build 8:
## algorithm_top
module algorithm_top (
  input  logic                 clk,
  input  logic                 rst_n,
  input  logic                 s_valid,
  output logic                 s_ready,
  input  params_pkg::in_t      s_data,
  output logic                 m_valid,
  input  logic                 m_ready,
  output params_pkg::out_t     m_data
);
  algorithm_core u_core (
    .clk      (clk),
    .rst_n    (rst_n),
    .s_valid  (s_valid),
    .s_ready  (s_ready),
    .s_data   (s_data),
    .m_valid  (m_valid),
    .m_ready  (m_ready),
    .m_data   (m_data)
  );
endmodule
Settings: LEC_CHECK=0, CAP_MARGIN=40, CORE_MARGIN=2, CORE_UTILIZATION=72, CTS_CLUSTER_DIAMETER=320, CTS_CLUSTER_SIZE=15, PLACE_DENSITY_LB_ADDON=0.0, SETUP_SLACK_MARGIN=0.22, SLEW_MARGIN=20; clock period 1.57 ns.
run.sh (not shown) runs the stock make flow with config.mk's settings and CLKGATE_MAP_FILE=.
Build 8: aborted in 5_1_grt (tool error)
[inputs] build 94 vs build 8
-- flow/config.mk --
<<< build 8, line 8
export CAP_MARGIN = 40
>>> build 94, line 8
export CAP_MARGIN = 20
<<< build 8, line 10
export CORE_UTILIZATION = 72
export CTS_CLUSTER_DIAMETER = 320
export CTS_CLUSTER_SIZE = 15
export PLACE_DENSITY_LB_ADDON = 0.0
export SETUP_SLACK_MARGIN = 0.22
>>> build 94, line 10
export CORE_UTILIZATION = 18
==> flow/constraint.sdc <==
create_clock -name core_clock -period 7.72 [get_ports {clk}]
set_input_delay 1.5440 -clock core_clock [delete_from_list [all_inputs] [get_ports {clk}]]
set_output_delay 1.5440 -clock core_clock [all_outputs]
set_load 0.01 [all_outputs]
[summary]
Build 94 went all the way through the flow, and no timing, DRC or antenna check failed.
Re horizontal extent of the die: build 8 was lower than build 94.
Build 8 → build 94: number of clock buffers inserted by TritonCTS +about 46%, starting density of the core lost 54 points, number of placement rows went up by 100%.
The inputs of build 68 differ from those of build 94 as listed below.
-- flow/config.mk --
<<< build 94, line 10
export CORE_UTILIZATION = 18
>>> build 68, line 10
export CORE_UTILIZATION = 72
export CTS_CLUSTER_DIAMETER = 53
export SETUP_SLACK_MARGIN = 1.15
==> flow/constraint.sdc <==
create_clock -name core_clock -period 4.64 [get_ports {clk}]
set_input_delay 0.9280 -clock core_clock [delete_from_list [all_inputs] [get_ports {clk}]]
set_output_delay 0.9280 -clock core_clock [all_outputs]
set_load 0.01 [all_outputs]
[summary]
- Build 68: all stages done; final checks FAILED (setup timing).
- Compared with build 94, build 68 supports a higher clock frequency.
- Build 68 vs. build 94: met3 usage in global routing went up by 5.2 points.
- What build 68 reported for post-layout instance count excluding filler cells has to be multiplied by 1.4 to get the figure for build 94.
- Diff build 94 -> build 68: final area +about 3.2%.

---

algorithm_top again, from the RTL that the note above started with.
clock: 3.53 ns
lec_check: 0
abc_area: 1
cap_margin: 15
core_aspect_ratio: 0.65
core_margin: 2
core_utilization: 68
cts_cluster_diameter: 317
gpl_routability_driven: 1
setup_slack_margin: 1.01
slew_margin: 15
tns_end_percent: 5
The baseline ran to the end with violations: setup timing.
Rerun with:
ABC_AREA = unset   (was 1)
CAP_MARGIN = 5   (was 15)
CORE_ASPECT_RATIO = unset   (was 0.65)
CORE_UTILIZATION = 72   (was 68)
CTS_CLUSTER_DIAMETER = 91   (was 317)
GPL_ROUTABILITY_DRIVEN = unset   (was 1)
SETUP_SLACK_MARGIN = -0.29   (was 1.01)
SLEW_MARGIN = 20   (was 15)
TNS_END_PERCENT = unset   (was 5)
clock period = 4.16 ns   (was 3.53 ns; I/O delays follow)
What happened: The changed run reached the layout checks and failed them: setup timing. Synthesized area drops by roughly a tenth. Final area drops by roughly a tenth. Core utilization climbs by 3.6 points. Cell count drops by a quarter to a third. Sequential cell count stays the same. Worst setup slack improved by 420 ps. Via count drops by a quarter to a third. Die size drops by about a fifth. Fmax drops by a few percent.
Rerun with:
CAP_MARGIN = 0   (was 5)
CTS_CLUSTER_DIAMETER = unset   (was 91)
CTS_CLUSTER_SIZE = 49   (was unset)
PLACE_DENSITY_LB_ADDON = 0.0   (was unset)
SETUP_SLACK_MARGIN = 0.45   (was -0.29)
clock period = 1.57 ns   (was 4.16 ns; I/O delays follow)
=> The new run failed in clock tree synthesis; synthesized area is unchanged; die size is unchanged; synthesized cell count is unchanged.
Rerun with:
CAP_MARGIN = 40   (was 0)
CTS_CLUSTER_DIAMETER = 320   (was unset)
CTS_CLUSTER_SIZE = 26   (was 49)
SETUP_SLACK_MARGIN = 0.14   (was 0.45)
Effect:
- With this change the flow never finished: it broke off in global routing, error GRT-0116
- die size is unchanged
- synthesized cell count is unchanged
- area after synthesis stays the same

---

algorithm_top again, from the RTL that the note above started with.
clock: 7.65 ns
lec_check: 0
cap_margin: 10
cell_pad_in_sites_detail_placement: 2
core_aspect_ratio: 0.65
core_margin: 2
core_utilization: 33
cts_cluster_diameter: 397
gpl_routability_driven: 1
place_density_lb_addon: 0.11
setup_slack_margin: -0.03
slew_margin: 15
Then changed:
- CORE_ASPECT_RATIO: 0.65 -> 1.38
- GPL_ROUTABILITY_DRIVEN: 1 -> 0
- MAX_ROUTING_LAYER: not set -> met4
- TNS_END_PERCENT: not set -> 40
Effect: Die area is about the same. Flip-flop count does not change. First-iteration DRC count falls by 44%.
Then changed:
- CAP_MARGIN: 10 -> 20
- CELL_PAD_IN_SITES_DETAIL_PLACEMENT: 2 -> not set
- CORE_ASPECT_RATIO: 1.38 -> not set
- CORE_UTILIZATION: 33 -> 64
- CTS_CLUSTER_DIAMETER: 397 -> not set
- GPL_ROUTABILITY_DRIVEN: 0 -> not set
- MAX_ROUTING_LAYER: met4 -> not set
- PLACE_DENSITY_LB_ADDON: 0.11 -> not set
- SETUP_SLACK_MARGIN: -0.03 -> not set
- SLEW_MARGIN: 15 -> 20
- TNS_END_PERCENT: 40 -> not set
- clock period: 7.65 -> 4.87 ns (I/O delays scaled with it)
After rerunning: With this change the flow produced a layout that fails on setup timing. Clock skew goes down by 0.029 ns. First-iteration DRC count rose by 94%. Flip-flop count stays the same.
Then changed:
- CORE_UTILIZATION: 64 -> 30
- clock period: 4.87 -> 5.56 ns (I/O delays scaled with it)
Outcome: This time the run finished with timing, DRC and antenna clean. Via count decreases by 1.8%. Worst setup slack improved by 0.28 ns. Core utilization decreases by 38 points. Cell count increases by 16%. Wire length decreases by 0.71%. Non-clock buffer count decreases by 232. Hold slack improved by 0.12 ns. Synthesized area is unchanged.
